==> job 8927: inputs <==
==> flow/design.v <==
module uart_rx
  #(parameter CLKS_PER_BIT = 104)
  (
   input        i_Clock,
   input        i_Rst,
   input        i_Rx_Serial,
   output reg [15:0] o_Rx_Byte,
  output reg square_wave,
  output reg pin1,
  output  reg pin2
  );
  parameter s_IDLE         = 3'b000;
  parameter s_RX_START_BIT = 3'b001;
  parameter s_RX_DATA_BITS = 3'b010;
  parameter s_RX_STOP_BIT  = 3'b011;
  parameter s_CLEANUP      = 3'b100;
  reg  [7:0] data_check;
  reg [7:0] first_8bit;
  reg [7:0] second_8bit;
  reg           r_Rx_Data_R;
  reg           r_Rx_Data;
  reg [15:0]     r_Clock_Count;
  reg [4:0]     r_Bit_Index;  
  reg [15:0]     r_Rx_Byte;
  reg [2:0]     r_SM_Main;
wire [60:0] distZ = 61'hFFFFFFFFFFFFFF;
reg [23:0] counter;
reg toggle;
reg toggle_n;
wire [23:0] store;
wire [15:0] distA;
reg [15:0] distB;
reg stop;
reg [15:0] rpm;
assign distA =40*distZ;
assign store = (rpm == 16'd0) ? 24'hFFFFFF : (18 * 100000)/ rpm;
  always @(posedge i_Clock)
    begin
    if (i_Rst)
    begin
      r_Rx_Data_R <= 1'b1;
      r_Rx_Data   <= 1'b1;
      o_Rx_Byte   <= 16'd0;
      rpm         <= 16'd0;
      counter     <= 24'd0;
      toggle      <= 1'b1;
      distB       <= 16'd0;
      stop        <= 1'b0;
      square_wave <= 1'b1;
      pin1        <= 1'b0;
      pin2        <= 1'b0;
    end
    else
    begin
      r_Rx_Data_R <= i_Rx_Serial;
      r_Rx_Data   <= i_Rx_Serial;
     o_Rx_Byte[15:8] <= second_8bit;
     o_Rx_Byte[7:0] <= first_8bit;
     rpm <= {second_8bit, first_8bit};
toggle_n = toggle;
if (stop==0)
begin
counter <= counter + 1;
if (counter >= store )
begin
toggle_n = ~toggle;
toggle <= toggle_n;
counter<=0;
if (second_8bit[7] == 0)
begin
pin1 <= 0;
pin2 <= 1;
end
else
begin
pin1 <= 1;
pin2 <= 0;
end
if (toggle_n==0)
begin
distB <= distB +1;
end
end
if (distB ==distA)
begin
stop <= 1;
end
else
begin
square_wave <= toggle_n;
end
end
end
end
always @(posedge i_Clock)
begin
    if (i_Rst)
    begin
      r_SM_Main     <= s_IDLE;
      r_Clock_Count <= 16'd0;
      r_Bit_Index   <= 5'd0;
      r_Rx_Byte     <= 16'd0;
      data_check    <= 8'h00;
      first_8bit    <= 8'h00;
      second_8bit   <= 8'h00;
    end
    else
      case (r_SM_Main)
        s_IDLE :
          begin
            r_Clock_Count <= 0;
            r_Bit_Index   <= 0;
            if (r_Rx_Data == 1'b0)           
              r_SM_Main <= s_RX_START_BIT;
            else
              r_SM_Main <= s_IDLE;
          end
        s_RX_START_BIT :
          begin
            if (r_Clock_Count == (CLKS_PER_BIT-1)/2)
              begin
                if (r_Rx_Data == 1'b0)
                  begin
                    r_Clock_Count <= 0;   
                    r_SM_Main     <= s_RX_DATA_BITS;
                  end
                else
                  r_SM_Main <= s_IDLE;
              end
            else
              begin
                r_Clock_Count <= r_Clock_Count + 1;
                r_SM_Main     <= s_RX_START_BIT;
              end
          end  
        s_RX_DATA_BITS :
          begin
            if (r_Clock_Count < CLKS_PER_BIT-1)
              begin
                r_Clock_Count <= r_Clock_Count + 1;
                r_SM_Main     <= s_RX_DATA_BITS;
              end
            else
              begin
                r_Clock_Count          <= 0;
                r_Rx_Byte[r_Bit_Index] <= r_Rx_Data;
                if (r_Bit_Index < 8)
                  begin
                    r_Bit_Index <= r_Bit_Index + 1;
                    r_SM_Main   <= s_RX_DATA_BITS;
                  end
                else
                  begin
						 if (data_check == 8'h01)
						 begin
                   first_8bit <= r_Rx_Byte[7:0];
						 data_check <= 8'h00;
						 end
						 if (data_check == 8'h00)
						 begin
					second_8bit <= r_Rx_Byte[7:0];
						 data_check <= 8'h01;
						 end
                    r_Bit_Index <= 0;
                    r_SM_Main   <= s_RX_STOP_BIT;
                  end
              end
          end  
        s_RX_STOP_BIT :
          begin
            if (r_Clock_Count < CLKS_PER_BIT-1)
              begin
                r_Clock_Count <= r_Clock_Count + 1;
                r_SM_Main     <= s_RX_STOP_BIT;
              end
            else
              begin
                r_Clock_Count <= 0;
                r_SM_Main     <= s_CLEANUP;
              end
          end  
        s_CLEANUP :
          begin
            r_SM_Main <= s_IDLE;
          end
        default :
          r_SM_Main <= s_IDLE;
      endcase
    end
endmodule  
==> flow/run.sh <==
#!/bin/bash
# the make line also repeats each setting of config.mk as NAME=value (left out here)
make -C /OpenROAD-flow-scripts/flow DESIGN_CONFIG=/design/flow/config.mk WORK_HOME=/design/flow/orfs CLKGATE_MAP_FILE= finish
==> flow/config.mk <==
export PLATFORM = sky130hd
export DESIGN_NAME = uart_rx
export DESIGN_NICKNAME = uart_rx
export VERILOG_FILES = /design/flow/design.v
export SDC_FILE = /design/flow/constraint.sdc
export NUM_CORES = 4
export LEC_CHECK = 0
export CAP_MARGIN = 40
export CELL_PAD_IN_SITES_GLOBAL_PLACEMENT = 2
export CORE_ASPECT_RATIO = 0.62
export CORE_MARGIN = 2
export CORE_UTILIZATION = 54
export CTS_CLUSTER_DIAMETER = 355
export CTS_CLUSTER_SIZE = 69
export GPL_ROUTABILITY_DRIVEN = 1
export GPL_TIMING_DRIVEN = 1
export HOLD_SLACK_MARGIN = 0.01
export MAX_ROUTING_LAYER = met4
export MIN_ROUTING_LAYER = met1
export SETUP_SLACK_MARGIN = -0.97
export SLEW_MARGIN = 20
export TNS_END_PERCENT = 90
==> flow/constraint.sdc <==
create_clock -name core_clock -period 72.5 [get_ports {i_Clock}]
set_input_delay 14.5000 -clock core_clock [delete_from_list [all_inputs] [get_ports {i_Clock}]]
set_output_delay 14.5000 -clock core_clock [all_outputs]
set_load 0.01 [all_outputs]
==> job 8450 (differences from job 8927) <==
CAP_MARGIN = 20   (was 40)
CELL_PAD_IN_SITES_GLOBAL_PLACEMENT = not set   (was 2)
CORE_ASPECT_RATIO = 1.84   (was 0.62)
CORE_MARGIN = 10   (was 2)
CTS_CLUSTER_DIAMETER = not set   (was 355)
CTS_CLUSTER_SIZE = not set   (was 69)
GPL_ROUTABILITY_DRIVEN = not set   (was 1)
GPL_TIMING_DRIVEN = not set   (was 1)
HOLD_SLACK_MARGIN = not set   (was 0.01)
MAX_ROUTING_LAYER = not set   (was met4)
MIN_ROUTING_LAYER = not set   (was met1)
SETUP_SLACK_MARGIN = not set   (was -0.97)
TNS_END_PERCENT = not set   (was 90)
==> flow/constraint.sdc (replaced) <==
create_clock -name core_clock -period 100.0 [get_ports {i_Clock}]
set_input_delay 20.0000 -clock core_clock [delete_from_list [all_inputs] [get_ports {i_Clock}]]
set_output_delay 20.0000 -clock core_clock [all_outputs]
set_load 0.01 [all_outputs]
==> results <==
	job 8927	job 8450
Floorplan die area	57500 um2	65800 um2
Register share after synthesis	0.0761	0.0761
Post-synth EDFFs	0	0
DIE WIDTH	303 um	194 um
Area fraction of the dominant cell type after synthesis	0.164	0.164
Placement row count	67	117
Core region area	54400 um2	55200 um2
Die Span Y	190 um	340 um
Core Util at FP	0.551	0.543
Post-synthesis share of cell area spent on and, or, nand and nor gates	0.282	0.282
Async SR Flop Fraction	0	0
Post-synthesis xor/xnor area fraction	0.0893	0.0893
Synth Net Count	4716	4716
Synth warnings	1	1
Result of the run	aborted with a tool error	complete, no violations
Failing step	global placement without I/O	-
Unique masters post-synth	116	116
Total standard cell area after synthesis	30000 um2	30000 um2
